**config.mk**
```make
export PLATFORM = sky130hd
export DESIGN_NAME = top
export DESIGN_NICKNAME = top
export VERILOG_FILES = /design/flow/design.v
export SDC_FILE = /design/flow/constraint.sdc
export NUM_CORES = 4
export LEC_CHECK = 0
export ABC_AREA = 1
export CAP_MARGIN = 20
export CELL_PAD_IN_SITES_GLOBAL_PLACEMENT = 0
export CORE_MARGIN = 2
export CORE_UTILIZATION = 72
export CTS_CLUSTER_DIAMETER = 94
export HOLD_SLACK_MARGIN = -0.05
export MIN_ROUTING_LAYER = met1
export PLACE_DENSITY_LB_ADDON = 0.26
export SLEW_MARGIN = 0
```
**constraint.sdc**
```tcl
create_clock -name core_clock -period 7.23 [get_ports {clk}]
set_input_delay 1.4460 -clock core_clock [delete_from_list [all_inputs] [get_ports {clk}]]
set_output_delay 1.4460 -clock core_clock [all_outputs]
set_load 0.01 [all_outputs]
```
**design.v**
```verilog
module top#(parameter m = 7)(
    input clk,
    input signed [m-1:0]noise_in,
    output reg signed [2*m-1:0]filter_out
);
    localparam signed [m-1:0] tap0 = 5;
    localparam signed [m-1:0] tap1 = 8;
    localparam signed [m-1:0] tap2 = 11;
    localparam signed [m-1:0] tap3 = 15;
    localparam signed [m-1:0] tap4 = 17;
    localparam signed [m-1:0] tap5 = 18;
    localparam signed [m-1:0] tap6 = 17;
    localparam signed [m-1:0] tap7 = 15;
    localparam signed [m-1:0] tap8 = 11;
    localparam signed [m-1:0] tap9 = 8;
    localparam signed [m-1:0] tap10 = 5;
    reg signed [m-1:0] register_0;
    reg signed [m-1:0] register_1;
    reg signed [m-1:0] register_2;
    reg signed [m-1:0] register_3;
    reg signed [m-1:0] register_4;
    reg signed [m-1:0] register_5;
    reg signed [m-1:0] register_6;
    reg signed [m-1:0] register_7;
    reg signed [m-1:0] register_8;
    reg signed [m-1:0] register_9;
    always@(posedge clk) begin
        register_0 <= noise_in;
        register_1 <= register_0;
        register_2 <= register_1;
        register_3 <= register_2;
        register_4 <= register_3;
        register_5 <= register_4;
        register_6 <= register_5;
        register_7 <= register_6;
        register_8 <= register_7;
        register_9 <= register_8;  
        filter_out <=  noise_in * tap0 +
                            register_0 * tap1 +
                            register_1 * tap2 +
                            register_2 * tap3 +
                            register_3 * tap4 +
                            register_4 * tap5 +
                            register_5 * tap6 +
                            register_6 * tap7 +
                            register_7 * tap8 +
                            register_8 * tap9 +
                            register_9 * tap10;
    end
endmodule
```
**run.sh**
```bash
#!/bin/bash
# the make line also repeats each setting of config.mk as NAME=value (left out here)
make -C /OpenROAD-flow-scripts/flow DESIGN_CONFIG=/design/flow/config.mk WORK_HOME=/design/flow/orfs CLKGATE_MAP_FILE= finish
```
==> flow_summary.ini, run 1 <==
; implementation run metrics
[status]
status = no timing/DRC/antenna violations

[synth]
mux_share_pct = 0
topCombFamilyByArea = adder cells
synthCells = 909
ys_sh_adder_pct = 61.13
yosys-top-cells-count = 340 x inv_1, 186 x fa_1, 163 x ha_1
yosysMostFrequentCell = inv_1
dominantRegCellSynth = dfxtp_1
ys_async_sr_fraction_pct = 0
top_area_cell = fa_1
synthesis.area_mm2 = 0.009428
ys_types = 22
edf_count = 0
synthAoiAreaFrac_pct = 1.141
yosys.area_share.xor_xnor_pct = 1.765
simple_gate_share_pct = 4.472
synth_nets = 1266
avgSynthCellArea_um2 = 10.37
topCellsByArea = fa_1 39%, ha_1 22%, dfxtp_1 18%
yosys_area_mm2 = 0.009428
seq_area_frac_synth_pct = 17.84
ys.flops = 84
ys_warn_count = 1
ys_cells = 909
top_area_share_pct = 39.50

[floorplan]
die_area_mm2 = 0.01403
die_w_um = 118.4
rows = 41
core-area_mm2 = 0.01272
die_height_um = 118.4
io-pin-count = 22
fp_util_pct = 74.11

[route]
drc = 0
diodes = 0
dr.pass1.iters = 4
vias = 5791
drt_iter0_drc = 231
wl_per_cell_um = 16.92
via_per_inst = 5.075
wl_mm = 19.30
ant_nets = 0

[worst_setup_path]
path_depth = 27
crit_end = filter_out[12]
reg2reg_depth = 24
r2r_setup_slack_ns = 0.49
cp_slowest_stage_delay_ns = 0.57
critPathMostFrequentCell = fa_1
cp.required_ns = 7.49
cp_num_buf_inv = 10
worstSetupPathType = in2reg
start_kind = input port
crit_arrival_ns = 7.32
critPathTopFamily = adder cells
endpoint_kind = flop
startpoint = noise_in[6]
cp_max_fo = 4
reg2reg_to = filter_out[13]
worstReg2RegStart = register_2[6]
cp_slowest_cell = fa_1

[grt]
grtUsageTotal_pct = 30.15
antenna_found_initial = 0
grt.overflow.total = 0
grt_pass1_vias = 6817
grt_pass1_wl_mm = 32.13
grt_max_degree = 17

[final_timing]
holdWs_ns = 0.3453
relSlewSlack_pct = 62.15
period_minus_slack_ns = 7.066
clock_skew_ns = 0.009167
setup_viol_count_final = 0
worst_pin_slew_ns = 0.5637
max_freq_ghz = 0.1415
hold_viol = 0
finalMaxSlewViolations = 0
period_used_pct = 97.73

[run]
drv_cap = 0
tool_warnings = 39

[clocking]
tritoncts = yes
clock-root-buffer = clkbuf_16
htree_levels = 3
clk_latency_ns = 0.36
ctsHoldBuffers = 0
cts.sinks = 84
cts.path.max_buffers = 2
numCtsBuffers = 9
clk_pin_slew_worst_paths_ns = 0.07

[place]
placedCellCount = 1124
dpl.hpwl_mm = 15.37
place_congestion = 0.8913
port_buffers = 21

[finish]
post-route-util_pct = 82.64
layout.nets = 1321
seq_area_mm2 = 0.001682
filler_cell_count = 721
area_delta_synth_final_pct = 11.52
mi_logic_area_mm2 = 0.006629
stdcell_count = 1141

[min_path]
holdPathEnd = register_1[5]
hp-start = register_0[5]
hold_depth = 0
hold_path.class = reg2reg
routing by layer:
layer | wire (um) | part of all wire (%) | global-route usage [%]
met1 | 7246 | 38 | 35.32
met3 | 638 | 3.3 | 5.840
met2 | 10680 | 55 | 54.41
met4 | 736 | 3.8 | 12.13
met5 | 0 | 0 | 0
stage by stage:
stage / setup slack (ns) / area [um2] / setup TNS, ns
after floorplan: 0.007944 / 9440 / 0
after global placement: -0.6909 / 10040 / -4.661
after detailed placement: -0.8499 / 10040 / -5.457
after CTS: 0.01825 / 10440 / 0
after global routing: -0.04052 / 10510 / -0.04052
final: 0.1644 / 10510 / 0
layout make-up:
cell class                      instances  share of cell area [%]
Clock buffer                           10                   2.273
Sequential cell                        84                   15.99
Multi-Input combinational cell        482                   63.05
Inverter                              341                   12.22
Clock inverter                          6                  0.7378
Timing Repair Buffer                   46                   3.677
Tap cell                              172                   2.047
repair_timing:
item / CTS / global route
setup buffers: 0 / 1
endpoints found under the setup margin: 8 / 7
resized: 22 / 43
endpoints found under the hold margin: 0 / 0
pin swaps: 21 / 46
==> inputs of run 2 (changes only) <==
CAP_MARGIN = 10   (was 20)
CTS_CLUSTER_SIZE = 37   (was unset)
GPL_ROUTABILITY_DRIVEN = 0   (was unset)
PLACE_DENSITY_LB_ADDON = unset   (was 0.26)
SETUP_SLACK_MARGIN = 0.49   (was unset)
SLEW_MARGIN = 40   (was 0)
clock period = 5.72 ns   (was 7.23 ns; I/O delays follow)
==> run 2 against run 1 <==
Compared with the run above:
- now fails the layout checks on setup timing
- sequential cell count is the same
- final cell count grew 6.2%
- non-clock buffer count increased by 71
- global-route usage increased by 3.0 points
- sequential share of layout area decreased by 0.94 points
- synthesized area unchanged
- setup slack got worse by 1.2 ns
- via count grew 6.9%
- largest cell class unchanged
- first-iteration DRC count increased by 26%
==> flow_summary.ini, run 2 <==
; implementation run metrics
[synth]
ys_sh_adder_pct = 61.13
synthAoiAreaFrac_pct = 1.141
yosys-top-cells-count = 340 x inv_1, 186 x fa_1, 163 x ha_1
yosys_area_mm2 = 0.009428
simple_gate_share_pct = 4.472
yosys.area_share.xor_xnor_pct = 1.765
ys_types = 22
synthCells = 909
ys_async_sr_fraction_pct = 0
avgSynthCellArea_um2 = 10.37
seq_area_frac_synth_pct = 17.84
yosysMostFrequentCell = inv_1
synthesis.area_mm2 = 0.009428
synth_nets = 1266
ys_warn_count = 1
dominantRegCellSynth = dfxtp_1
top_area_cell = fa_1
top_area_share_pct = 39.50
mux_share_pct = 0
topCellsByArea = fa_1 39%, ha_1 22%, dfxtp_1 18%
ys_cells = 909
topCombFamilyByArea = adder cells
edf_count = 0
ys.flops = 84

[finish]
area_delta_synth_final_pct = 18.50
layout.nets = 1392
stdcell_count = 1212
post-route-util_pct = 87.81
filler_cell_count = 608

[final_timing]
setup_viol_count_final = 10
finalMaxSlewViolations = 0
relSlewSlack_pct = 77.62
worst_pin_slew_ns = 0.3322
holdWs_ns = 0.3589
max_freq_ghz = 0.1479
rsz0062_at_grt = true
period_minus_slack_ns = 6.763
clock_skew_ns = 0.007653
setup_slack_ns = -1.043
hold_viol = 0
period_used_pct = 118.2

[route]
ant_nets = 0
dr.pass1.iters = 4
wl_per_cell_um = 17.38
drc = 0
vias = 6193
via_per_inst = 5.110
wl_mm = 21.06
diodes = 0
drt_iter0_drc = 292

[clocking]
clock-root-buffer = clkbuf_16
cts.path.max_buffers = 2
numCtsBuffers = 9
clk_latency_ns = 0.35
ctsHoldBuffers = 0
cts.sinks = 84
htree_levels = 3
tritoncts = yes
clk_pin_slew_worst_paths_ns = 0.06

[worst_setup_path]
endpoint_kind = flop
cp_max_fo = 5
cp.required_ns = 5.97
path_depth = 23
cp_num_buf_inv = 10
cp_slowest_cell = fa_1
reg2reg_to = filter_out[10]
worstSetupPathType = in2reg
start_kind = input port
startpoint = noise_in[6]
crit_end = filter_out[10]
critPathTopFamily = adder cells
critPathMostFrequentCell = fa_1
crit_arrival_ns = 7.01
crit_chain = buf_8 > buf_6 > fa_1 > ha_1 > inv_2 > fa_1 > inv_1 > fa_1 > inv_2 > fa_1 > inv_2 > fa_1 > fa_1 > fa_1 > inv_2 > fa_1 > inv_2 > ha_4 > a21oi_1 > nand3_2 > buf_6 > buf_6 > xor2_1
reg2reg_depth = 20
cp_slowest_stage_delay_ns = 0.55
r2r_setup_slack_ns = -0.79
worstReg2RegStart = register_2[2]

[place]
dpl.hpwl_mm = 16.56
placedCellCount = 1188
port_buffers = 21
dpl_worst_slack_ns = -1.857

[grt]
grt_pass1_vias = 7203
grt-busiest-layer = met2
grt.overflow.total = 0
antenna_found_initial = 0
grt_max_degree = 15
grt_pass1_wl_mm = 34.99
grt_use_met3_pct = 5.357
grt_use_met2_pct = 59.65
grtUsageTotal_pct = 33.12
met1_usage_pct = 38.77

[floorplan]
io-pin-count = 22
die_height_um = 118.4
core-area_mm2 = 0.01272
fp_util_pct = 74.11
die_w_um = 118.4
die_area_mm2 = 0.01403
rows = 41

[run]
tool_warnings = 44
drv_cap = 0

[min_path]
hp-start = register_8[2]
hold_depth = 0
hold_path.class = reg2reg
holdPathEnd = register_9[2]

[status]
so_faults = setup timing
status = complete, but fails checks
[run 2: layout make-up]
type | count | area, um2 | area share (%)
Multi-Input combinational cell | 482 | 6740 | 60.33
Sequential cell | 84 | 1682 | 15.05
Inverter | 341 | 1294 | 11.58
Timing Repair Buffer | 117 | 969.7 | 8.680
Clock buffer | 11 | 232.7 | 2.083
Tap cell | 172 | 215.2 | 1.926
Clock inverter | 5 | 38.79 | 0.3472
[run 2: metal layers]
layer / part of all wire, % / vias to the layer above
met2: 53 / 164
met5: 0 / -
met1: 38 / 3112
met3: 4.0 / 76
met4: 5.4 / 0
li1: - / 2841
[run 2: metrics by stage]
step                setup TNS, ns  instance area [um2]
finish                     -7.821                11170
global route               -9.365                11170
CTS                        -7.298                11080
detailed placement         -16.41                10620
global placement           -15.40                10620
floorplan                  -6.318                 9538
[run 2: what timing repair did]
item | 4_1_cts | 5_1_grt
pin swaps | 59 | 43
resized | 68 | 30
setup buffers | 6 | 2
endpoints found under the setup margin | 11 | 11
==> inputs of run 3 (changes only) <==
CAP_MARGIN = 5   (was 10)
CELL_PAD_IN_SITES_GLOBAL_PLACEMENT = unset   (was 0)
CORE_ASPECT_RATIO = 0.9   (was unset)
CTS_CLUSTER_DIAMETER = 96   (was 94)
CTS_CLUSTER_SIZE = 100   (was 37)
GPL_ROUTABILITY_DRIVEN = unset   (was 0)
HOLD_SLACK_MARGIN = -0.1   (was -0.05)
MIN_ROUTING_LAYER = unset   (was met1)
SETUP_SLACK_MARGIN = 0.67   (was 0.49)
SLEW_MARGIN = 20   (was 40)
TNS_END_PERCENT = 80   (was unset)
clock period = 5.78 ns   (was 5.72 ns; I/O delays follow)
==> run 3 against run 2 <==
Compared with the run above:
- still fails the layout checks on setup timing
- cell area about the same
- sequential share of layout area is essentially flat
- global-route usage is 0.55 points lower
- die area is essentially flat
- first-iteration DRC count shrank 16%
- critical endpoint is now filter_out[13]
==> flow_summary.ini, run 3 <==
; implementation run metrics
[worst_setup_path]
r2r_setup_slack_ns = -0.67
cp_num_buf_inv = 12
critPathTopFamily = adder cells
path_depth = 29
startpoint = noise_in[6]
worstReg2RegStart = register_2[2]
reg2reg_to = filter_out[13]
cp_slowest_cell = fa_1
crit_arrival_ns = 6.99
reg2reg_depth = 23
crit_end = filter_out[13]
start_kind = input port
critPathMostFrequentCell = fa_1
cp_slowest_stage_delay_ns = 0.58
worstSetupPathType = in2reg
cp_max_fo = 4
endpoint_kind = flop
cp.required_ns = 6.03

[floorplan]
die_height_um = 112.6
die_area_mm2 = 0.01403
rows = 39
fp_util_pct = 74.02
die_w_um = 124.6
io-pin-count = 22
core-area_mm2 = 0.01274

[final_timing]
holdWs_ns = 0.3561
period_minus_slack_ns = 6.740
setup_viol_count_final = 10
clock_skew_ns = 0.004187
rsz0062_at_grt = true
finalMaxSlewViolations = 0
hold_viol = 0
worst_pin_slew_ns = 0.3534
max_freq_ghz = 0.1484
setup_slack_ns = -0.9595
period_used_pct = 116.6
relSlewSlack_pct = 76.19

[synth]
yosys.area_share.xor_xnor_pct = 1.765
ys_types = 22
avgSynthCellArea_um2 = 10.37
top_area_share_pct = 39.50
topCombFamilyByArea = adder cells
top_area_cell = fa_1
mux_share_pct = 0
ys_async_sr_fraction_pct = 0
ys_warn_count = 1
topCellsByArea = fa_1 39%, ha_1 22%, dfxtp_1 18%
ys_sh_adder_pct = 61.13
synthCells = 909
simple_gate_share_pct = 4.472
ys.flops = 84
edf_count = 0
synth_nets = 1266
dominantRegCellSynth = dfxtp_1
yosys-top-cells-count = 340 x inv_1, 186 x fa_1, 163 x ha_1
synthesis.area_mm2 = 0.009428
yosysMostFrequentCell = inv_1
ys_cells = 909
yosys_area_mm2 = 0.009428
synthAoiAreaFrac_pct = 1.141
seq_area_frac_synth_pct = 17.84

[route]
ant_nets = 0
vias = 6014
drc = 0
via_per_inst = 5.016
diodes = 0
wl_mm = 20.67
dr.pass1.iters = 6
drt_iter0_drc = 244
wl_per_cell_um = 17.24

[grt]
grt.overflow.total = 0
grtUsageTotal_pct = 32.57
grt_pass1_vias = 7342
antenna_found_initial = 0
grt_max_degree = 17
grt_pass1_wl_mm = 34.87

[clocking]
tritoncts = yes
numCtsBuffers = 9
cts.sinks = 84
clk_latency_ns = 0.35
ctsHoldBuffers = 0
htree_levels = 3
clock-root-buffer = clkbuf_16
cts.path.max_buffers = 2
clk_pin_slew_worst_paths_ns = 0.07

[min_path]
holdPathEnd = register_1[2]
hp-start = register_0[2]
hold_path.class = reg2reg
hold_depth = 0

[run]
tool_warnings = 44
drv_cap = 0

[finish]
stdcell_count = 1199
layout.nets = 1387
seq_area_mm2 = 0.001682
area_delta_synth_final_pct = 18.47
filler_cell_count = 616
mi_logic_area_mm2 = 0.006721

[place]
place_congestion = 0.8963
port_buffers = 21
placedCellCount = 1174
dpl.hpwl_mm = 16.51

[status]
status = complete, but fails checks
so_faults = setup timing
-- run 3: stage by stage --
step / setup TNS [ns] / utilization, % / cell area [um2] / setup WS (ns)
floorplan: -5.983 / - / 9523 / -0.8693
global placement: -15.01 / 82.81 / 10550 / -1.673
detailed placement: -16.02 / 82.81 / 10550 / -1.804
CTS: -7.901 / 87.15 / 11100 / -0.9943
global route: -8.625 / 87.70 / 11170 / -1.140
finish: -7.132 / 87.70 / 11170 / -0.9595
-- run 3: what timing repair did --
action	CTS	global route
setup buffers	9	0
endpoints found under the setup margin	11	11
gates resized	73	25
pin swaps	75	59
-- run 3: layout make-up --
cell class,count,area share [%]
clock buffer,9,2.016
sequential,84,15.06
clock inverter,7,0.9410
timing repair buffer,112,8.368
multi-input combinational,482,60.18
inverter,341,11.61
tap,164,1.837
-- run 3: per-layer routing --
metal  part of all wire [%]  GRT usage (%)  vias up
met4                    4.1          13.93        0
met1                     40          37.60     3007
met5                      0              0        -
met2                     53          59.93      115
met3                    3.3          5.815       58
li1                       -              -     2834
==> inputs of run 4 (changes only) <==
CORE_ASPECT_RATIO = unset   (was 0.9)
CTS_CLUSTER_DIAMETER = 272   (was 96)
CTS_CLUSTER_SIZE = unset   (was 100)
HOLD_SLACK_MARGIN = unset   (was -0.1)
SETUP_SLACK_MARGIN = unset   (was 0.67)
TNS_END_PERCENT = unset   (was 80)
clock period = 5.75 ns   (was 5.78 ns; I/O delays follow)
==> run 4 against run 3 <==
Compared with the run above:
- still fails the layout checks on setup timing
- clock skew rose by 0.0032 ns
- count of clock-buffer cells in the layout rose by 3
- critical endpoint is now filter_out[9]
- largest cell class unchanged
- register-to-register slack got worse by 0.09 ns
- utilization barely moved
==> flow_summary.ini, run 4 <==
; implementation run metrics
[finish]
stdcell_count = 1208
stdcell_area_mm2 = 0.01115
layout.nets = 1388
post-route-util_pct = 87.68
area_delta_synth_final_pct = 18.31

[final_timing]
hold_viol = 0
setup_viol_count_final = 10
clock_skew_ns = 0.007352
worst_pin_slew_ns = 0.3834
period_minus_slack_ns = 6.783
relSlewSlack_pct = 74.41
period_used_pct = 118.0
setup_slack_ns = -1.033
holdWs_ns = 0.3595
finalMaxSlewViolations = 0
max_freq_ghz = 0.1474
rsz0062_at_grt = true

[place]
port_buffers = 21
dpl_worst_slack_ns = -1.837
dpl.hpwl_mm = 17.43
placed_area_mm2 = 0.01058
placedCellCount = 1185
place_congestion = 0.8722

[worst_setup_path]
reg2reg_to = filter_out[12]
reg2reg_depth = 20
startpoint = noise_in[6]
endpoint_kind = flop
r2r_setup_slack_ns = -0.76
critPathMostFrequentCell = fa_1
cp_max_fo = 4
worstReg2RegStart = register_2[2]
start_kind = input port
crit_chain = buf_8 > clkinvlp_4 > buf_6 > fa_1 > inv_2 > ha_4 > fa_2 > fa_1 > inv_2 > fa_1 > inv_1 > fa_1 > fa_1 > fa_1 > inv_2 > fa_1 > inv_2 > ha_4 > nand2_2 > o21ai_4 > buf_4 > a21oi_2 > o21ai_1 > xor2_1
cp_num_buf_inv = 9
path_depth = 24
cp.required_ns = 6.03
crit_end = filter_out[9]
worstSetupPathType = in2reg
critPathTopFamily = adder cells
crit_arrival_ns = 7.06
cp_slowest_cell = fa_1
cp_slowest_stage_delay_ns = 0.55

[route]
dr.pass1.iters = 4
ant_nets = 0
drt_iter0_drc = 253
drc = 0
wl_per_cell_um = 18.50
diodes = 0
via_per_inst = 5.126
vias = 6192
wl_mm = 22.35

[synth]
ys_async_sr_fraction_pct = 0
top_area_cell = fa_1
ys_types = 22
simple_gate_share_pct = 4.472
synthCells = 909
yosys-top-cells-count = 340 x inv_1, 186 x fa_1, 163 x ha_1
synth_nets = 1266
topCellsByArea = fa_1 39%, ha_1 22%, dfxtp_1 18%
dominantRegCellSynth = dfxtp_1
mux_share_pct = 0
ys_sh_adder_pct = 61.13
edf_count = 0
avgSynthCellArea_um2 = 10.37
yosysMostFrequentCell = inv_1
seq_area_frac_synth_pct = 17.84
yosys.area_share.xor_xnor_pct = 1.765
synthesis.area_mm2 = 0.009428
top_area_share_pct = 39.50
synthAoiAreaFrac_pct = 1.141
ys_warn_count = 1
ys_cells = 909
topCombFamilyByArea = adder cells
ys.flops = 84
yosys_area_mm2 = 0.009428

[clocking]
clk_latency_ns = 0.36
htree_levels = 3
tritoncts = yes
clk_pin_slew_worst_paths_ns = 0.06
clock-root-buffer = clkbuf_16
cts.path.max_buffers = 2
cts.sinks = 84
numCtsBuffers = 9
ctsHoldBuffers = 0

[floorplan]
die_w_um = 118.4
fp_util_pct = 74.11
die_area_mm2 = 0.01403
die_height_um = 118.4
io-pin-count = 22
core-area_mm2 = 0.01272
rows = 41

[run]
drv_cap = 0
tool_warnings = 44

[status]
status = complete, but fails checks
so_faults = setup timing

[min_path]
holdPathEnd = register_9[4]
hp-start = register_8[4]
hold_depth = 0
hold_path.class = reg2reg

[grt]
grt.overflow.total = 0
grt_max_degree = 15
grtUsageTotal_pct = 34.42
grt_pass1_vias = 7408
grt_pass1_wl_mm = 36.34
antenna_found_initial = 0
[run 4: per-stage QoR]
stage / TNS (ns)
CTS: -7.485
global route: -9.296
global placement: -15.22
floorplan: -6.089
finish: -7.837
detailed placement: -16.38
[run 4: what timing repair did]
item	4_1_cts	5_1_grt
cloned	0	0
setup endpoints to repair	11	10
gates resized	56	25
hold endpoints to repair	0	0
pin swaps	58	17
buffers inserted	6	1
[run 4: layer usage]
metal / vias up / global-route usage [%] / share of wire [%] / wire length [um]
met1: 3096 / 39.02 / 37 / 8239
met4: 0 / 16.82 / 5.1 / 1143
li1: 2842 / - / - / -
met3: 88 / 6.033 / 3.8 / 844
met5: - / 0 / 0 / 0
met2: 166 / 62.57 / 54 / 12120
[run 4: cell type report]
class	instances	area, um2
Timing Repair Buffer	113	942.2
Fill cell	616	1568
Inverter	341	1294
Multi-Input combinational cell	482	6699
Clock buffer	12	266.5
Tap cell	172	215.2
Sequential cell	84	1682
Clock inverter	4	56.30
==> inputs of run 5 (changes only) <==
CAP_MARGIN = 0   (was 5)
CELL_PAD_IN_SITES_GLOBAL_PLACEMENT = 0   (was unset)
CORE_ASPECT_RATIO = 0.94   (was unset)
CTS_CLUSTER_DIAMETER = 94   (was 272)
CTS_CLUSTER_SIZE = 97   (was unset)
GPL_ROUTABILITY_DRIVEN = 0   (was unset)
HOLD_SLACK_MARGIN = -0.05   (was unset)
MIN_ROUTING_LAYER = met1   (was unset)
PLACE_DENSITY = 0.64   (was unset)
SETUP_SLACK_MARGIN = 0.49   (was unset)
SLEW_MARGIN = 0   (was 20)
clock period = 5.6 ns   (was 5.75 ns; I/O delays follow)
==> run 5 against run 4 <==
Compared with the run above:
- still fails the layout checks on setup timing
- synthesized cell count unchanged
- final cell count is 0.17% lower
- synthesized area did not move
- utilization down 0.20 points
- cell area about the same
- sequential share of layout area about the same
- largest cell class unchanged
==> flow_summary.ini, run 5 <==
; implementation run metrics
[clocking]
clk_pin_slew_worst_paths_ns = 0.06
cts.sinks = 84
clk_latency_ns = 0.36
htree_levels = 3
cts.path.max_buffers = 2
tritoncts = yes
clock-root-buffer = clkbuf_16
numCtsBuffers = 9

[finish]
layout.nets = 1390
seq_area_mm2 = 0.001682
stdcell_area_mm2 = 0.01116
area_delta_synth_final_pct = 18.42
mi_logic_area_mm2 = 0.006708
filler_cell_count = 629
post-route-util_pct = 87.48

[floorplan]
die_height_um = 114.9
fp_util_pct = 73.87
core-area_mm2 = 0.01276
io-pin-count = 22
rows = 40
die_w_um = 122.0
die_area_mm2 = 0.01403

[route]
dr.pass1.iters = 4
drc = 0
ant_nets = 0
drt_iter0_drc = 239
wl_per_cell_um = 17.31
via_per_inst = 5.059
diodes = 0
vias = 6101
wl_mm = 20.88

[grt]
antenna_found_initial = 0
grtUsageTotal_pct = 32.83
grt_pass1_vias = 7057
grt_pass1_wl_mm = 34.04
grt_max_degree = 15
grt.overflow.total = 0

[final_timing]
period_used_pct = 118.9
hold_viol = 0
relSlewSlack_pct = 76.45
setup_viol_count_final = 10
rsz0062_at_grt = true
period_minus_slack_ns = 6.660
finalMaxSlewViolations = 0
worst_pin_slew_ns = 0.3495
max_freq_ghz = 0.1502
setup_slack_ns = -1.060
clock_skew_ns = 0.01612
holdWs_ns = 0.3580

[status]
status = complete, but fails checks
so_faults = setup timing

[worst_setup_path]
worstReg2RegStart = register_2[4]
reg2reg_depth = 25
cp_max_fo = 3
critPathMostFrequentCell = fa_1
crit_chain = buf_8 > clkinvlp_4 > fa_1 > inv_2 > ha_4 > fa_1 > fa_1 > inv_2 > fa_1 > inv_2 > fa_1 > fa_1 > fa_1 > inv_1 > fa_1 > inv_2 > ha_4 > a21oi_2 > o21ai_2 > buf_4 > a21oi_2 > o21ai_1 > xor2_1
cp_slowest_cell = fa_1
startpoint = noise_in[6]
endpoint_kind = flop
path_depth = 23
worstSetupPathType = in2reg
critPathTopFamily = adder cells
r2r_setup_slack_ns = -0.78
crit_end = filter_out[9]
reg2reg_to = filter_out[13]
start_kind = input port
cp.required_ns = 5.83
cp_num_buf_inv = 8
crit_arrival_ns = 6.89
cp_slowest_stage_delay_ns = 0.55

[synth]
dominantRegCellSynth = dfxtp_1
top_area_cell = fa_1
top_area_share_pct = 39.50
synth_nets = 1266
mux_share_pct = 0
yosys-top-cells-count = 340 x inv_1, 186 x fa_1, 163 x ha_1
simple_gate_share_pct = 4.472
ys_async_sr_fraction_pct = 0
ys_sh_adder_pct = 61.13
synthCells = 909
avgSynthCellArea_um2 = 10.37
ys.flops = 84
topCombFamilyByArea = adder cells
seq_area_frac_synth_pct = 17.84
yosysMostFrequentCell = inv_1
yosys.area_share.xor_xnor_pct = 1.765
ys_warn_count = 1
ys_cells = 909
topCellsByArea = fa_1 39%, ha_1 22%, dfxtp_1 18%
yosys_area_mm2 = 0.009428
edf_count = 0
ys_types = 22
synthesis.area_mm2 = 0.009428
synthAoiAreaFrac_pct = 1.141

[place]
dpl.hpwl_mm = 16.59
dpl_worst_slack_ns = -1.933
port_buffers = 21
placed_area_mm2 = 0.01061

[min_path]
hp-start = register_8[2]
holdPathEnd = register_9[2]
hold_depth = 0
hold_path.class = reg2reg

[run]
tool_warnings = 46
drv_cap = 0
-- run 5: timing repair --
action                                 CTS  global route
gates resized                           61            21
hold buffers                             0             0
pin swaps                               42            30
gates cloned                             0             0
setup buffers                            3             3
setup endpoints to repair               11            11
endpoints found under the hold margin    0             0
-- run 5: through the flow --
stage | cells | setup TNS, ns
final | 1206 | -8.407
after global routing | 1206 | -9.654
after global placement | 1184 | -16.42
after CTS | 1203 | -8.035
after floorplan | 909 | -7.278
after detailed placement | 1184 | -17.41
-- run 5: final cells by class --
cell class / count / share of cell area (%)
multi-input combinational: 482 / 60.08
clock inverter: 5 / 0.7621
inverter: 341 / 11.57
sequential: 84 / 15.06
tap: 168 / 1.883
clock buffer: 11 / 2.174
timing repair buffer: 115 / 8.472
-- run 5: routing by layer --
| metal | global-route usage (%) | wire length (um) | vias up |
|---|---|---|---|
| li1 | - | - | 2841 |
| met1 | 39.72 | 8200 | 3069 |
| met2 | 60.15 | 11250 | 140 |
| met3 | 5.754 | 753 | 51 |
| met4 | 10.11 | 674 | 0 |
| met5 | 0 | 0 | - |
==> inputs of run 6 (changes only) <==
CAP_MARGIN = 40   (was 0)
CELL_PAD_IN_SITES_DETAIL_PLACEMENT = 2   (was unset)
CELL_PAD_IN_SITES_GLOBAL_PLACEMENT = 1   (was 0)
CORE_ASPECT_RATIO = unset   (was 0.94)
CORE_UTILIZATION = 30   (was 72)
CTS_CLUSTER_DIAMETER = 345   (was 94)
CTS_CLUSTER_SIZE = unset   (was 97)
GPL_ROUTABILITY_DRIVEN = 1   (was 0)
GPL_TIMING_DRIVEN = 0   (was unset)
HOLD_SLACK_MARGIN = 0.01   (was -0.05)
MAX_ROUTING_LAYER = met4   (was unset)
MIN_ROUTING_LAYER = unset   (was met1)
PLACE_DENSITY = unset   (was 0.64)
SETUP_SLACK_MARGIN = 2.35   (was 0.49)
TNS_END_PERCENT = 5   (was unset)
clock period = 10.0 ns   (was 5.6 ns; I/O delays follow)
==> run 6 against run 5 <==
Compared with the run above:
- the run now finishes clean
- synthesized cell count unchanged
- critical path depth grew 2
- count of clock-buffer cells in the layout shrank 2
- sequential cell count unchanged
- non-clock buffer count decreased by 82
- synthesized area is the same
- wire length rose by 5.8%
- via count is 7.3% lower
- highest routed layer unchanged
==> flow_summary.ini, run 6 <==
; implementation run metrics
[clocking]
htree_levels = 3
cts.path.max_buffers = 2
clk_pin_slew_worst_paths_ns = 0.07
clock-root-buffer = clkbuf_16
clk_latency_ns = 0.37
ctsHoldBuffers = 0
cts.sinks = 84
tritoncts = yes
numCtsBuffers = 9

[grt]
grt_pass1_wl_mm = 37.79
grtUsageTotal_pct = 15.58
grt.overflow.total = 0
grt_max_degree = 18
antenna_found_initial = 0
grt_pass1_vias = 7144

[synth]
synthCells = 909
mux_share_pct = 0
topCellsByArea = fa_1 39%, ha_1 22%, dfxtp_1 18%
top_area_cell = fa_1
topCombFamilyByArea = adder cells
simple_gate_share_pct = 4.472
synthesis.area_mm2 = 0.009428
yosys.area_share.xor_xnor_pct = 1.765
seq_area_frac_synth_pct = 17.84
dominantRegCellSynth = dfxtp_1
yosys_area_mm2 = 0.009428
yosys-top-cells-count = 340 x inv_1, 186 x fa_1, 163 x ha_1
synthAoiAreaFrac_pct = 1.141
yosysMostFrequentCell = inv_1
ys_cells = 909
ys_warn_count = 1
avgSynthCellArea_um2 = 10.37
ys_sh_adder_pct = 61.13
ys_types = 22
top_area_share_pct = 39.50
synth_nets = 1266
ys.flops = 84
edf_count = 0
ys_async_sr_fraction_pct = 0

[final_timing]
holdWs_ns = 0.3567
max_freq_ghz = 0.1294
period_minus_slack_ns = 7.728
rsz0062_at_grt = true
hold_viol = 0
worst_pin_slew_ns = 0.5663
relSlewSlack_pct = 62.19
setup_viol_count_final = 0
fin_setup_tns_ns = 0
finalMaxSlewViolations = 0
clock_skew_ns = 0.009930
period_used_pct = 77.28
setup_slack_ns = 2.272

[finish]
mi_logic_area_mm2 = 0.006630
area_delta_synth_final_pct = 13.47
layout.nets = 1308
seq_area_mm2 = 0.001682
filler_cell_count = 3340

[worst_setup_path]
crit_arrival_ns = 8.02
worstSetupPathType = in2reg
reg2reg_to = filter_out[13]
cp_slowest_stage_delay_ns = 0.53
critPathTopFamily = adder cells
cp_slowest_cell = fa_1
endpoint_kind = flop
worstReg2RegStart = register_2[6]
cp_max_fo = 4
crit_end = filter_out[12]
reg2reg_depth = 24
r2r_setup_slack_ns = 3.41
start_kind = input port
startpoint = noise_in[4]
cp_num_buf_inv = 7
path_depth = 25
cp.required_ns = 10.30

[route]
diodes = 0
dr.pass1.iters = 15
drt_iter0_drc = 102
via_per_inst = 4.181
ant_nets = 0
wl_per_cell_um = 16.33
vias = 5653
drc = 0
wl_mm = 22.08

[min_path]
hold_path.class = reg2reg
hold_depth = 0
hp-start = register_0[2]
holdPathEnd = register_1[2]

[floorplan]
die_height_um = 181.3
die_area_mm2 = 0.03286
io-pin-count = 22
fp_util_pct = 30.66
rows = 64
core-area_mm2 = 0.03075
die_w_um = 181.3

[run]
tool_warnings = 42
drv_cap = 0

[place]
place_congestion = 0.7796
port_buffers = 21
dpl.hpwl_mm = 19.06
dpl_worst_slack_ns = 0.9660

[status]
status = no timing/DRC/antenna violations
run 6: area by class of cell:
type,count,area share (%)
multi-input cells,482,61.98
flip-flops and latches,84,15.72
inverters,341,12.00
well taps,396,4.632
repair buffers,31,2.889
clock buffers,9,2.105
clock inverters,7,0.6082
plain buffers,2,0.07018
run 6: metal layers:
| metal | part of all wire, % | global-route usage (%) |
|---|---|---|
| met5 | 0 | - |
| met4 | 1.6 | 4.423 |
| met3 | 1.1 | 1.451 |
| met2 | 56 | 29.36 |
| met1 | 42 | 17.41 |
run 6: through the flow:
step | instances | util (%) | cell area, um2
final | 1352 | 34.79 | 10700
after global placement | 1326 | 33.17 | 10200
after floorplan | 909 | - | 9493
after CTS | 1349 | 34.46 | 10600
after global routing | 1352 | 34.79 | 10700
after detailed placement | 1326 | 33.17 | 10200
run 6: timing repair:
item                       4_1_cts  5_1_grt
pin swaps                       24       41
setup endpoints to repair        8        8
buffers inserted                 7        3
gates resized                   30       25
==> inputs of run 7 (changes only) <==
CELL_PAD_IN_SITES_DETAIL_PLACEMENT = 1   (was 2)
CELL_PAD_IN_SITES_GLOBAL_PLACEMENT = 3   (was 1)
CORE_ASPECT_RATIO = 1.15   (was unset)
CORE_UTILIZATION = 44   (was 30)
CTS_CLUSTER_DIAMETER = 94   (was 345)
CTS_CLUSTER_SIZE = 43   (was unset)
GPL_TIMING_DRIVEN = unset   (was 0)
HOLD_SLACK_MARGIN = 0.07   (was 0.01)
MIN_ROUTING_LAYER = met2   (was unset)
SETUP_SLACK_MARGIN = unset   (was 2.35)
TNS_END_PERCENT = unset   (was 5)
clock period = 12.5 ns   (was 10.0 ns; I/O delays follow)
==> run 7 against run 6 <==
Compared with the run above:
- still clean
- utilization rose by 14 points
- register-to-register slack better by 2.3 ns
- count of clock-buffer cells in the layout unchanged
- sequential share of layout area grew 0.70 points
- synthesized area stayed put
- setup slack improved by 1.1 ns
- clock skew up 0.0021 ns
- largest cell class unchanged
==> flow_summary.ini, run 7 <==
; implementation run metrics
[status]
status = no timing/DRC/antenna violations

[grt]
grt_pass1_vias = 9830
grt.overflow.total = 0
grt_pass1_wl_mm = 34.67
antenna_found_initial = 0
grtUsageTotal_pct = 31.48
grt_max_degree = 17

[route]
wl_mm = 20.68
highest_layer = met4
vias = 7604
drt_iter0_drc = 623
via_per_inst = 6.289
met1Wirelength_um = 0
dr.pass1.iters = 8
diodes = 0
drc = 0
ant_nets = 0
met2_length_mm = 12.72
wl_met3_mm = 7.261
wl_per_cell_um = 17.11

[floorplan]
rows = 57
die_area_mm2 = 0.02262
die_w_um = 140.5
fp_util_pct = 44.66
die_height_um = 161.0
io-pin-count = 22
core-area_mm2 = 0.02111

[finish]
area_delta_synth_final_pct = 8.666
layout.nets = 1296
stdcell_area_mm2 = 0.01024

[final_timing]
period_used_pct = 72.95
holdWs_ns = 0.3529
clock_skew_ns = 0.01200
finalMaxSlewViolations = 0
setup_viol_count_final = 0
rsz0062_at_grt = false
max_freq_ghz = 0.1097
period_minus_slack_ns = 9.119
relSlewSlack_pct = 60.93
worst_pin_slew_ns = 0.5819
fin_setup_tns_ns = 0
hold_viol = 0

[synth]
simple_gate_share_pct = 4.472
ys_warn_count = 1
ys_cells = 909
avgSynthCellArea_um2 = 10.37
dominantRegCellSynth = dfxtp_1
synthCells = 909
mux_share_pct = 0
ys_sh_adder_pct = 61.13
synthAoiAreaFrac_pct = 1.141
topCombFamilyByArea = adder cells
ys_types = 22
yosys_area_mm2 = 0.009428
ys_async_sr_fraction_pct = 0
synthesis.area_mm2 = 0.009428
topCellsByArea = fa_1 39%, ha_1 22%, dfxtp_1 18%
synth_nets = 1266
top_area_cell = fa_1
top_area_share_pct = 39.50
seq_area_frac_synth_pct = 17.84
edf_count = 0
yosys.area_share.xor_xnor_pct = 1.765
yosysMostFrequentCell = inv_1
ys.flops = 84
yosys-top-cells-count = 340 x inv_1, 186 x fa_1, 163 x ha_1

[clocking]
post_cts_buffers = 0
clk_latency_ns = 0.36
htree_levels = 3
tritoncts = yes
clk_pin_slew_worst_paths_ns = 0.08
clock-root-buffer = clkbuf_16
cts_resized = 0
cts.path.max_buffers = 2
cts.sinks = 84
numCtsBuffers = 9
ctsHoldBuffers = 0

[worst_setup_path]
cp.required_ns = 12.75
worstSetupPathType = in2reg
endpoint_kind = flop
crit_arrival_ns = 9.37
crit_end = filter_out[13]
critPathTopFamily = adder cells
cp_num_buf_inv = 8
path_depth = 27
start_kind = input port
cp_max_fo = 5
startpoint = noise_in[6]
r2r_setup_slack_ns = 5.69
cp_slowest_cell = clkdlybuf4s50_1
worstReg2RegStart = register_2[6]
critPathMostFrequentCell = fa_1
reg2reg_depth = 24
cp_slowest_stage_delay_ns = 0.62
reg2reg_to = filter_out[13]

[run]
drv_cap = 0
tool_warnings = 41

[place]
placed_area_mm2 = 0.009962
dpl.hpwl_mm = 17.84
port_buffers = 21
place_congestion = 0.8035

[min_path]
holdPathEnd = register_9[1]
hp-start = register_8[1]
hold_depth = 0
hold_path.class = reg2reg
run 7: cell type report:
| cell class | count | area [um2] |
|---|---|---|
| clock buffers | 9 | 225.2 |
| flip-flops and latches | 84 | 1682 |
| multi-input cells | 482 | 6459 |
| fillers | 2335 | 10870 |
| repair buffers | 21 | 210.2 |
| inverters | 341 | 1280 |
| clock inverters | 7 | 57.56 |
| well taps | 265 | 331.6 |
run 7: per-layer routing:
metal  global-route usage [%]  vias to the layer above
met3                    38.69                       64
met1                        -                     3027
met5                        -                        -
li1                         -                     2642
met4                    5.136                        0
met2                    38.97                     1871
run 7: per-stage QoR:
step	util, %	cells	setup slack, ns
CTS	48.53	1209	3.351
floorplan	-	909	4.130
global placement	47.19	1193	3.055
global route	48.53	1209	2.999
finish	48.53	1209	3.381
detailed placement	47.19	1193	2.981
==> inputs of run 8 (changes only) <==
CAP_MARGIN = 0   (was 40)
CELL_PAD_IN_SITES_DETAIL_PLACEMENT = unset   (was 1)
CELL_PAD_IN_SITES_GLOBAL_PLACEMENT = 0   (was 3)
CORE_ASPECT_RATIO = 0.94   (was 1.15)
CORE_UTILIZATION = 72   (was 44)
CTS_CLUSTER_SIZE = 37   (was 43)
GPL_ROUTABILITY_DRIVEN = 0   (was 1)
HOLD_SLACK_MARGIN = -0.05   (was 0.07)
MAX_ROUTING_LAYER = unset   (was met4)
MIN_ROUTING_LAYER = met1   (was met2)
SETUP_SLACK_MARGIN = 0.49   (was unset)
clock period = 5.7 ns   (was 12.5 ns; I/O delays follow)
==> run 8 against run 7 <==
Compared with the run above:
- now fails the layout checks on setup timing
- sequential cell count unchanged
- worst hold slack worse by 0.0023 ns
- final cell count down 0.66%
- via count fell by 20%
- wire length barely moved
- non-clock buffer count grew 90
- critical path depth fell by 3
==> flow_summary.ini, run 8 <==
; implementation run metrics
[synth]
yosysMostFrequentCell = inv_1
ys_async_sr_fraction_pct = 0
synth_nets = 1266
ys_cells = 909
ys.flops = 84
synthAoiAreaFrac_pct = 1.141
simple_gate_share_pct = 4.472
ys_warn_count = 1
yosys-top-cells-count = 340 x inv_1, 186 x fa_1, 163 x ha_1
topCellsByArea = fa_1 39%, ha_1 22%, dfxtp_1 18%
top_area_share_pct = 39.50
avgSynthCellArea_um2 = 10.37
yosys_area_mm2 = 0.009428
edf_count = 0
mux_share_pct = 0
top_area_cell = fa_1
synthesis.area_mm2 = 0.009428
dominantRegCellSynth = dfxtp_1
ys_types = 22
synthCells = 909
yosys.area_share.xor_xnor_pct = 1.765
topCombFamilyByArea = adder cells
ys_sh_adder_pct = 61.13
seq_area_frac_synth_pct = 17.84

[final_timing]
setup_slack_ns = -1.014
relSlewSlack_pct = 77.94
worst_pin_slew_ns = 0.3275
period_minus_slack_ns = 6.714
hold_viol = 0
period_used_pct = 117.8
finalMaxSlewViolations = 0
setup_viol_count_final = 10
clock_skew_ns = 0.01212
max_freq_ghz = 0.1489
rsz0062_at_grt = true

[route]
wl_per_cell_um = 17.24
diodes = 0
vias = 6109
drc = 0
wl_mm = 20.70
dr.pass1.iters = 4
ant_nets = 0
via_per_inst = 5.087
drt_iter0_drc = 265

[floorplan]
rows = 40
die_w_um = 122.0
die_area_mm2 = 0.01403
fp_util_pct = 73.87
core-area_mm2 = 0.01276
die_height_um = 114.9
io-pin-count = 22

[run]
tool_warnings = 44
drv_cap = 0

[status]
status = complete, but fails checks
so_faults = setup timing

[worst_setup_path]
critPathMostFrequentCell = fa_1
crit_arrival_ns = 6.95
crit_end = filter_out[9]
worstSetupPathType = in2reg
reg2reg_depth = 20
cp.required_ns = 5.94
cp_max_fo = 3
cp_slowest_stage_delay_ns = 0.55
critPathTopFamily = adder cells
r2r_setup_slack_ns = -0.75
start_kind = input port
startpoint = noise_in[6]
reg2reg_to = filter_out[9]
cp_num_buf_inv = 9
worstReg2RegStart = register_2[3]
path_depth = 24
cp_slowest_cell = fa_1
endpoint_kind = flop
crit_chain = buf_8 > clkinvlp_4 > fa_1 > inv_2 > ha_4 > fa_2 > fa_1 > inv_2 > fa_1 > inv_1 > fa_1 > fa_1 > fa_1 > inv_2 > fa_1 > inv_2 > ha_4 > a21oi_2 > o21ai_2 > buf_4 > buf_6 > a21oi_2 > o21ai_1 > xor2_1

[clocking]
numCtsBuffers = 9
clk_pin_slew_worst_paths_ns = 0.06
clk_latency_ns = 0.36
htree_levels = 3
cts.sinks = 84
tritoncts = yes
clock-root-buffer = clkbuf_16
cts.path.max_buffers = 2
ctsHoldBuffers = 0

[grt]
grt_pass1_wl_mm = 34.62
grtUsageTotal_pct = 33.45
antenna_found_initial = 0
grt_max_degree = 15
grt.overflow.total = 0
grt_pass1_vias = 7216

[finish]
stdcell_count = 1201
seq_area_mm2 = 0.001682
layout.nets = 1386
mi_logic_area_mm2 = 0.006674
area_delta_synth_final_pct = 17.37
filler_cell_count = 651

[min_path]
hold_path.class = reg2reg
hp-start = register_8[3]
hold_depth = 0
holdPathEnd = register_9[3]

[place]
port_buffers = 21
dpl_worst_slack_ns = -1.889
placedCellCount = 1184
dpl.hpwl_mm = 16.86
run 8: area by class of cell:
class | instances | area share, %
inverter | 341 | 11.67
multi-input combinational | 482 | 60.31
tap | 168 | 1.900
clock buffer | 9 | 2.035
clock inverter | 6 | 0.5767
timing repair buffer | 111 | 8.311
sequential | 84 | 15.20
run 8: repair_timing:
action,CTS,global route
pin swaps,38,60
gates resized,42,37
setup buffers,1,1
setup endpoints to repair,11,11
run 8: per-layer routing:
| layer | track usage [%] | wire, um |
|---|---|---|
| met1 | 39.08 | 8074 |
| met2 | 60.07 | 10870 |
| met3 | 6.052 | 753 |
| met5 | 0 | 0 |
| met4 | 15.56 | 1006 |
run 8: metrics by stage:
| step | area [um2] | TNS (ns) | utilization, % | hold slack [ns] |
|---|---|---|---|---|
| 6_report | 11070 | -7.833 | 86.71 | 0.3506 |
| 5_1_grt | 11070 | -9.266 | 86.71 | 0.3582 |
| 4_1_cts | 10990 | -8.577 | 86.09 | 0.3517 |
| 3_5_place_dp | 10610 | -17.13 | 83.15 | 0.3380 |
| 3_3_place_gp | 10610 | -15.76 | 83.15 | 0.3329 |
| 2_1_floorplan | 9538 | -6.478 | - | 0.3308 |
==> inputs of run 9 (changes only) <==
ABC_AREA = unset   (was 1)
CAP_MARGIN = 35   (was 0)
CELL_PAD_IN_SITES_GLOBAL_PLACEMENT = unset   (was 0)
CORE_ASPECT_RATIO = unset   (was 0.94)
CTS_CLUSTER_DIAMETER = unset   (was 94)
CTS_CLUSTER_SIZE = 19   (was 37)
GPL_ROUTABILITY_DRIVEN = unset   (was 0)
HOLD_SLACK_MARGIN = unset   (was -0.05)
MIN_ROUTING_LAYER = unset   (was met1)
SETUP_SLACK_MARGIN = -0.53   (was 0.49)
SLEW_MARGIN = 20   (was 0)
clock period = 5.46 ns   (was 5.7 ns; I/O delays follow)
==> run 9 against run 8 <==
Compared with the run above:
- still fails the layout checks on setup timing
- sequential cell count unchanged
- synthesized area down 1.9%
- register-to-register slack worse by 0.43 ns
- global-route usage down 1.0 points
- via count down 3.9%
- worst hold slack about the same
==> flow_summary.ini, run 9 <==
; implementation run metrics
[finish]
area_delta_synth_final_pct = 19.68
post-route-util_pct = 88.10
mi_logic_area_mm2 = 0.006698
seq_area_mm2 = 0.001682
stdcell_count = 1144
filler_cell_count = 595
layout.nets = 1324

[worst_setup_path]
reg2reg_depth = 18
critPathMostFrequentCell = fa_1
reg2reg_to = filter_out[11]
crit_end = filter_out[12]
crit_arrival_ns = 7.21
endpoint_kind = flop
cp_num_buf_inv = 9
startpoint = noise_in[6]
cp_slowest_cell = fa_1
crit_chain = buf_8 > clkinvlp_4 > buf_4 > fa_1 > inv_2 > ha_4 > fa_2 > fa_1 > inv_1 > fa_1 > inv_1 > fa_1 > fa_2 > fa_1 > inv_1 > fa_1 > inv_2 > ha_4 > inv_1 > o21bai_1 > a21oi_2 > a2111o_1 > o211ai_1
cp_max_fo = 3
cp.required_ns = 5.73
cp_slowest_stage_delay_ns = 0.54
start_kind = input port
path_depth = 23
critPathTopFamily = adder cells
worstSetupPathType = in2reg
worstReg2RegStart = register_2[4]
r2r_setup_slack_ns = -1.18

[final_timing]
clock_skew_ns = 0.01001
finalMaxSlewViolations = 0
max_freq_ghz = 0.1441
fin_setup_tns_ns = -11.27
setup_viol_count_final = 11
hold_viol = 0
relSlewSlack_pct = 64.29
period_used_pct = 127.1
rsz0062_at_grt = true
period_minus_slack_ns = 6.937
worst_pin_slew_ns = 0.5318
setup_slack_ns = -1.477

[floorplan]
rows = 41
die_area_mm2 = 0.01377
io-pin-count = 22
die_height_um = 117.4
fp_util_pct = 73.62
die_w_um = 117.4
core-area_mm2 = 0.01257

[synth]
ys_cells = 837
synthAoiAreaFrac_pct = 2.191
edf_count = 0
seq_area_frac_synth_pct = 18.17
synthesis.area_mm2 = 0.009253
topCombFamilyByArea = adder cells
ys_async_sr_fraction_pct = 0
yosys-top-cells-count = 311 x inv_1, 186 x fa_1, 163 x ha_1
ys_sh_adder_pct = 62.29
yosysMostFrequentCell = inv_1
ys_warn_count = 1
topCellsByArea = fa_1 40%, ha_1 22%, dfxtp_1 18%
mux_share_pct = 0
simple_gate_share_pct = 1.379
synth_nets = 1194
top_area_cell = fa_1
ys.flops = 84
yosys.area_share.xor_xnor_pct = 3.272
ys_types = 26
yosys_area_mm2 = 0.009253
top_area_share_pct = 40.24
avgSynthCellArea_um2 = 11.05
synthCells = 837
dominantRegCellSynth = dfxtp_1

[route]
ant_nets = 0
met2_length_mm = 11.67
wl_per_cell_um = 18.53
highest_layer = met4
dr.pass1.iters = 4
wl_met3_um = 618
via_per_inst = 5.132
met1Wirelength_mm = 7.903
drc = 0
diodes = 0
wl_mm = 21.20
drt_iter0_drc = 263
vias = 5871

[grt]
grt_max_degree = 15
grt_pass1_vias = 6950
grtUsageTotal_pct = 32.44
antenna_found_initial = 0
grt.overflow.total = 0
grt_pass1_wl_mm = 34.04

[min_path]
hold_depth = 0
holdPathEnd = register_9[2]
hold_path.class = reg2reg
hp-start = register_8[2]

[status]
so_faults = setup timing
status = complete, but fails checks

[place]
port_buffers = 21
placedCellCount = 1117
dpl.hpwl_mm = 15.94
place_congestion = 0.8765
dpl_worst_slack_ns = -2.134

[run]
tool_warnings = 44
drv_cap = 0

[clocking]
clk_pin_slew_worst_paths_ns = 0.06
clk_latency_ns = 0.36
ctsHoldBuffers = 0
cts.sinks = 84
clock-root-buffer = clkbuf_16
cts.path.max_buffers = 2
numCtsBuffers = 9
htree_levels = 3
tritoncts = yes
[run 9: routing by layer]
layer / up-vias / GRT usage [%]
li1: 2679 / -
met2: 122 / 59.50
met4: 0 / 13.40
met5: - / 0
met3: 68 / 4.183
met1: 3002 / 38.54
[run 9: layout make-up]
cell class / instances / share of cell area, %
clock inverters: 5 / 0.5424
multi-input cells: 440 / 60.49
flip-flops and latches: 84 / 15.19
well taps: 172 / 1.944
inverters: 311 / 10.64
repair buffers: 121 / 9.006
clock buffers: 11 / 2.192
[run 9: timing repair]
action	in CTS	in global routing
resized	40	31
buffers inserted	7	7
pin swaps	48	60
setup endpoints to repair	10	10
[run 9: stage by stage]
step,cell area [um2],hold WS [ns]
after floorplan,9405,0.3308
after global placement,10500,0.3379
after detailed placement,10500,0.3373
after CTS,10910,0.3513
after global routing,11070,0.3668
final,11070,0.3511
==> inputs of run 10 (changes only) <==
CAP_MARGIN = 20   (was 35)
CORE_UTILIZATION = 65   (was 72)
CTS_CLUSTER_SIZE = unset   (was 19)
SETUP_SLACK_MARGIN = unset   (was -0.53)
clock period = 6.89 ns   (was 5.46 ns; I/O delays follow)
==> run 10 against run 9 <==
Compared with the run above:
- the layout still fails its checks (setup timing)
- non-clock buffer count down 63
- clock skew grew 0.0024 ns
- global-route usage shrank 5.6 points
- die area increased by 10%
- utilization decreased by 12 points
- cell area down 4.7%
- final cell count down 4.9%
- synthesized area unchanged
- wire length is 18% lower
- first-iteration DRC count fell by 51%
- critical endpoint is now filter_out[11]
- highest routed layer unchanged
==> flow_summary.ini, run 10 <==
; implementation run metrics
[synth]
top_area_cell = fa_1
topCellsByArea = fa_1 40%, ha_1 22%, dfxtp_1 18%
synthAoiAreaFrac_pct = 2.191
ys_warn_count = 1
edf_count = 0
yosys_area_mm2 = 0.009253
topCombFamilyByArea = adder cells
ys.flops = 84
ys_sh_adder_pct = 62.29
avgSynthCellArea_um2 = 11.05
ys_cells = 837
yosys-top-cells-count = 311 x inv_1, 186 x fa_1, 163 x ha_1
dominantRegCellSynth = dfxtp_1
ys_types = 26
synthesis.area_mm2 = 0.009253
synthCells = 837
seq_area_frac_synth_pct = 18.17
ys_async_sr_fraction_pct = 0
yosys.area_share.xor_xnor_pct = 3.272
yosysMostFrequentCell = inv_1
simple_gate_share_pct = 1.379
synth_nets = 1194
top_area_share_pct = 40.24
mux_share_pct = 0

[min_path]
hold_path.class = reg2reg
hold_depth = 0
hp-start = register_8[2]
holdPathEnd = register_9[2]

[run]
drv_cap = 0
tool_warnings = 44

[grt]
grt_max_degree = 14
antenna_found_initial = 0
grt_pass1_vias = 6244
grt_pass1_wl_mm = 30.09
grt.overflow.total = 0
grtUsageTotal_pct = 26.84

[route]
dr.pass1.iters = 4
via_per_inst = 4.869
diodes = 0
wl_mm = 17.43
ant_nets = 0
wl_per_cell_um = 16.02
drt_iter0_drc = 128
drc = 0
vias = 5297

[worst_setup_path]
crit_arrival_ns = 7.25
r2r_setup_slack_ns = 0.50
crit_chain = buf_8 > clkinvlp_4 > buf_6 > fa_1 > inv_2 > ha_4 > fa_2 > fa_1 > inv_2 > fa_1 > inv_1 > fa_1 > fa_2 > fa_1 > inv_2 > fa_1 > inv_2 > ha_4 > buf_6 > o2111ai_4 > nand3b_1 > a21o_1 > a21oi_2 > xnor2_1
reg2reg_depth = 18
cp.required_ns = 7.17
cp_max_fo = 3
crit_end = filter_out[11]
reg2reg_to = filter_out[11]
critPathMostFrequentCell = fa_1
path_depth = 24
critPathTopFamily = adder cells
endpoint_kind = flop
worstReg2RegStart = register_2[3]
worstSetupPathType = in2reg
cp_num_buf_inv = 9
cp_slowest_stage_delay_ns = 0.55
startpoint = noise_in[6]
start_kind = input port
cp_slowest_cell = fa_1

[final_timing]
finalMaxSlewViolations = 0
period_used_pct = 101.2
holdWs_ns = 0.3518
setup_viol_count_final = 4
clock_skew_ns = 0.01239
relSlewSlack_pct = 63.73
fin_setup_tns_ns = -0.2084
max_freq_ghz = 0.1434
setup_slack_ns = -0.08477
period_minus_slack_ns = 6.975
worst_pin_slew_ns = 0.5402
hold_viol = 0
rsz0062_at_grt = true

[finish]
mi_logic_area_mm2 = 0.006650
filler_cell_count = 936
area_delta_synth_final_pct = 14.10
seq_area_mm2 = 0.001682
layout.nets = 1261

[clocking]
tritoncts = yes
clk_latency_ns = 0.35
clk_pin_slew_worst_paths_ns = 0.07
htree_levels = 3
numCtsBuffers = 9
clock-root-buffer = clkbuf_16
cts.sinks = 84
cts.path.max_buffers = 2
ctsHoldBuffers = 0

[status]
so_faults = setup timing
status = complete, but fails checks

[floorplan]
die_height_um = 123.3
rows = 43
io-pin-count = 22
die_area_mm2 = 0.01521
core-area_mm2 = 0.01388
die_w_um = 123.3
fp_util_pct = 66.66

[place]
dpl.hpwl_mm = 15.00
port_buffers = 21
place_congestion = 0.8628
## run 10: repair_timing
action                     in CTS  in global routing
pin swaps                      43                 30
setup endpoints to repair       9                  8
setup buffers                  10                  0
resized                        47                 16
## run 10: cell type report
class	count	share of cell area (%)
Clock buffer	12	2.429
Timing Repair Buffer	58	4.895
Tap cell	180	2.133
Inverter	311	11.19
Multi-Input combinational cell	440	62.99
Sequential cell	84	15.93
Clock inverter	3	0.4385
## run 10: per-stage QoR
| step | cells | worst slack [ns] | util (%) | cell area, um2 |
|---|---|---|---|---|
| finish | 1088 | -0.08477 | 76.06 | 10560 |
| floorplan | 837 | -0.01022 | - | 9403 |
| detailed placement | 1065 | -0.9838 | 72.39 | 10050 |
| global placement | 1065 | -0.9495 | 72.39 | 10050 |
| CTS | 1090 | -0.1318 | 75.88 | 10530 |
| global route | 1088 | -0.2546 | 76.06 | 10560 |
## run 10: layer usage
layer	vias up	track usage [%]	routed length, um
li1	2544	-	-
met1	2679	33.67	7288
met2	48	47.91	9291
met3	26	4.105	461
met4	0	8.239	393
met5	-	0	0
==> inputs of run 11 (changes only) <==
CORE_UTILIZATION = 40   (was 65)
CTS_CLUSTER_DIAMETER = 166   (was unset)
GPL_TIMING_DRIVEN = 0   (was unset)
clock period = 10.0 ns   (was 6.89 ns; I/O delays follow)
==> run 11 against run 10 <==
Compared with the run above:
- the run now finishes clean
- sequential cell count did not move
- synthesized area did not move
- setup slack improved by 1.4 ns
- cell area fell by 4.1%
==> flow_summary.ini, run 11 <==
; implementation run metrics
[synth]
ys_cells = 837
simple_gate_share_pct = 1.379
topCellsByArea = fa_1 40%, ha_1 22%, dfxtp_1 18%
seq_area_frac_synth_pct = 18.17
topCombFamilyByArea = adder cells
ys_async_sr_fraction_pct = 0
ys_types = 26
ys_warn_count = 1
yosysMostFrequentCell = inv_1
avgSynthCellArea_um2 = 11.05
synthCells = 837
ys.flops = 84
synth_nets = 1194
synthesis.area_mm2 = 0.009253
edf_count = 0
synthAoiAreaFrac_pct = 2.191
yosys_area_mm2 = 0.009253
mux_share_pct = 0
yosys.area_share.xor_xnor_pct = 3.272
yosys-top-cells-count = 311 x inv_1, 186 x fa_1, 163 x ha_1
top_area_cell = fa_1
ys_sh_adder_pct = 62.29
dominantRegCellSynth = dfxtp_1
top_area_share_pct = 40.24

[status]
status = no timing/DRC/antenna violations

[worst_setup_path]
worstSetupPathType = in2reg
critPathMostFrequentCell = fa_1
start_kind = input port
worstReg2RegStart = register_2[6]
crit_arrival_ns = 9.00
critPathTopFamily = adder cells
crit_chain = clkdlybuf4s50_1 > inv_1 > fa_1 > inv_1 > ha_1 > fa_1 > fa_1 > inv_1 > fa_1 > inv_1 > fa_1 > fa_1 > fa_1 > inv_1 > fa_1 > inv_1 > ha_1 > and2_1 > o21ai_0 > nand3_1 > a21oi_1 > xnor2_1 > xnor2_1
cp_slowest_stage_delay_ns = 0.59
path_depth = 23
r2r_setup_slack_ns = 2.94
crit_end = filter_out[13]
startpoint = noise_in[6]
reg2reg_to = filter_out[13]
cp_max_fo = 5
cp_num_buf_inv = 7
cp_slowest_cell = clkdlybuf4s50_1
reg2reg_depth = 20
endpoint_kind = flop
cp.required_ns = 10.28

[clocking]
cts.sinks = 84
tritoncts = yes
htree_levels = 3
clock-root-buffer = clkbuf_16
cts_resized = 0
numCtsBuffers = 9
post_cts_buffers = 0
cts.path.max_buffers = 2
ctsHoldBuffers = 0
clk_pin_slew_worst_paths_ns = 0.07
clk_latency_ns = 0.35

[route]
drc = 0
via_per_inst = 4.291
wl_mm = 15.79
wl_per_cell_um = 13.63
dr.pass1.iters = 4
drt_iter0_drc = 100
ant_nets = 0
diodes = 0
vias = 4973

[place]
dpl.hpwl_mm = 14.08
place_congestion = 0.7916
port_buffers = 21

[finish]
post-route-util_pct = 44.73
layout.nets = 1226
area_delta_synth_final_pct = 9.439
filler_cell_count = 2124

[final_timing]
worst_pin_slew_ns = 0.4875
rsz0062_at_grt = false
relSlewSlack_pct = 67.26
max_freq_ghz = 0.1146
period_minus_slack_ns = 8.724
hold_viol = 0
fin_setup_tns_ns = 0
finalMaxSlewViolations = 0
clock_skew_ns = 0.009560
setup_viol_count_final = 0
period_used_pct = 87.24

[floorplan]
core-area_mm2 = 0.02264
die_w_um = 156.1
rows = 55
die_area_mm2 = 0.02436
fp_util_pct = 40.87
die_height_um = 156.1
io-pin-count = 22

[grt]
grt_pass1_wl_mm = 27.86
antenna_found_initial = 0
grtUsageTotal_pct = 15.06
grt_max_degree = 17
grt.overflow.total = 0
grt_pass1_vias = 5588

[run]
tool_warnings = 39
drv_cap = 0

[min_path]
hp-start = register_8[5]
hold_path.class = reg2reg
holdPathEnd = register_9[5]
hold_depth = 0
## run 11: area by class of cell
type                    instances  area (um2)  share of cell area (%)
clock inverters                 7       81.33                  0.8032
plain buffers                   2       7.507                 0.07414
repair buffers                 21       210.2                   2.076
inverters                     311        1167                   11.53
multi-input cells             440        6396                   63.17
flip-flops and latches         84        1682                   16.61
well taps                     285       356.6                   3.522
clock buffers                   9       225.2                   2.224
## run 11: layer usage
metal  GRT usage [%]  vias up  share of wire, %
met1           19.81     2444                46
met4           4.369        0               2.1
met5               0        -                 0
met2           25.94       37                50
met3           2.139       16               1.9
li1                -     2476                 -
## run 11: stage by stage
step                      instances  worst slack (ns)  area (um2)  hold slack (ns)
after floorplan                 837             2.112        9253           0.3308
after global placement         1143            0.9002        9819           0.3347
after detailed placement       1143            0.8854        9819           0.3379
after CTS                      1159             1.246       10130           0.3555
after global routing           1159            0.9896       10130           0.3560
final                          1159             1.276       10130           0.3527
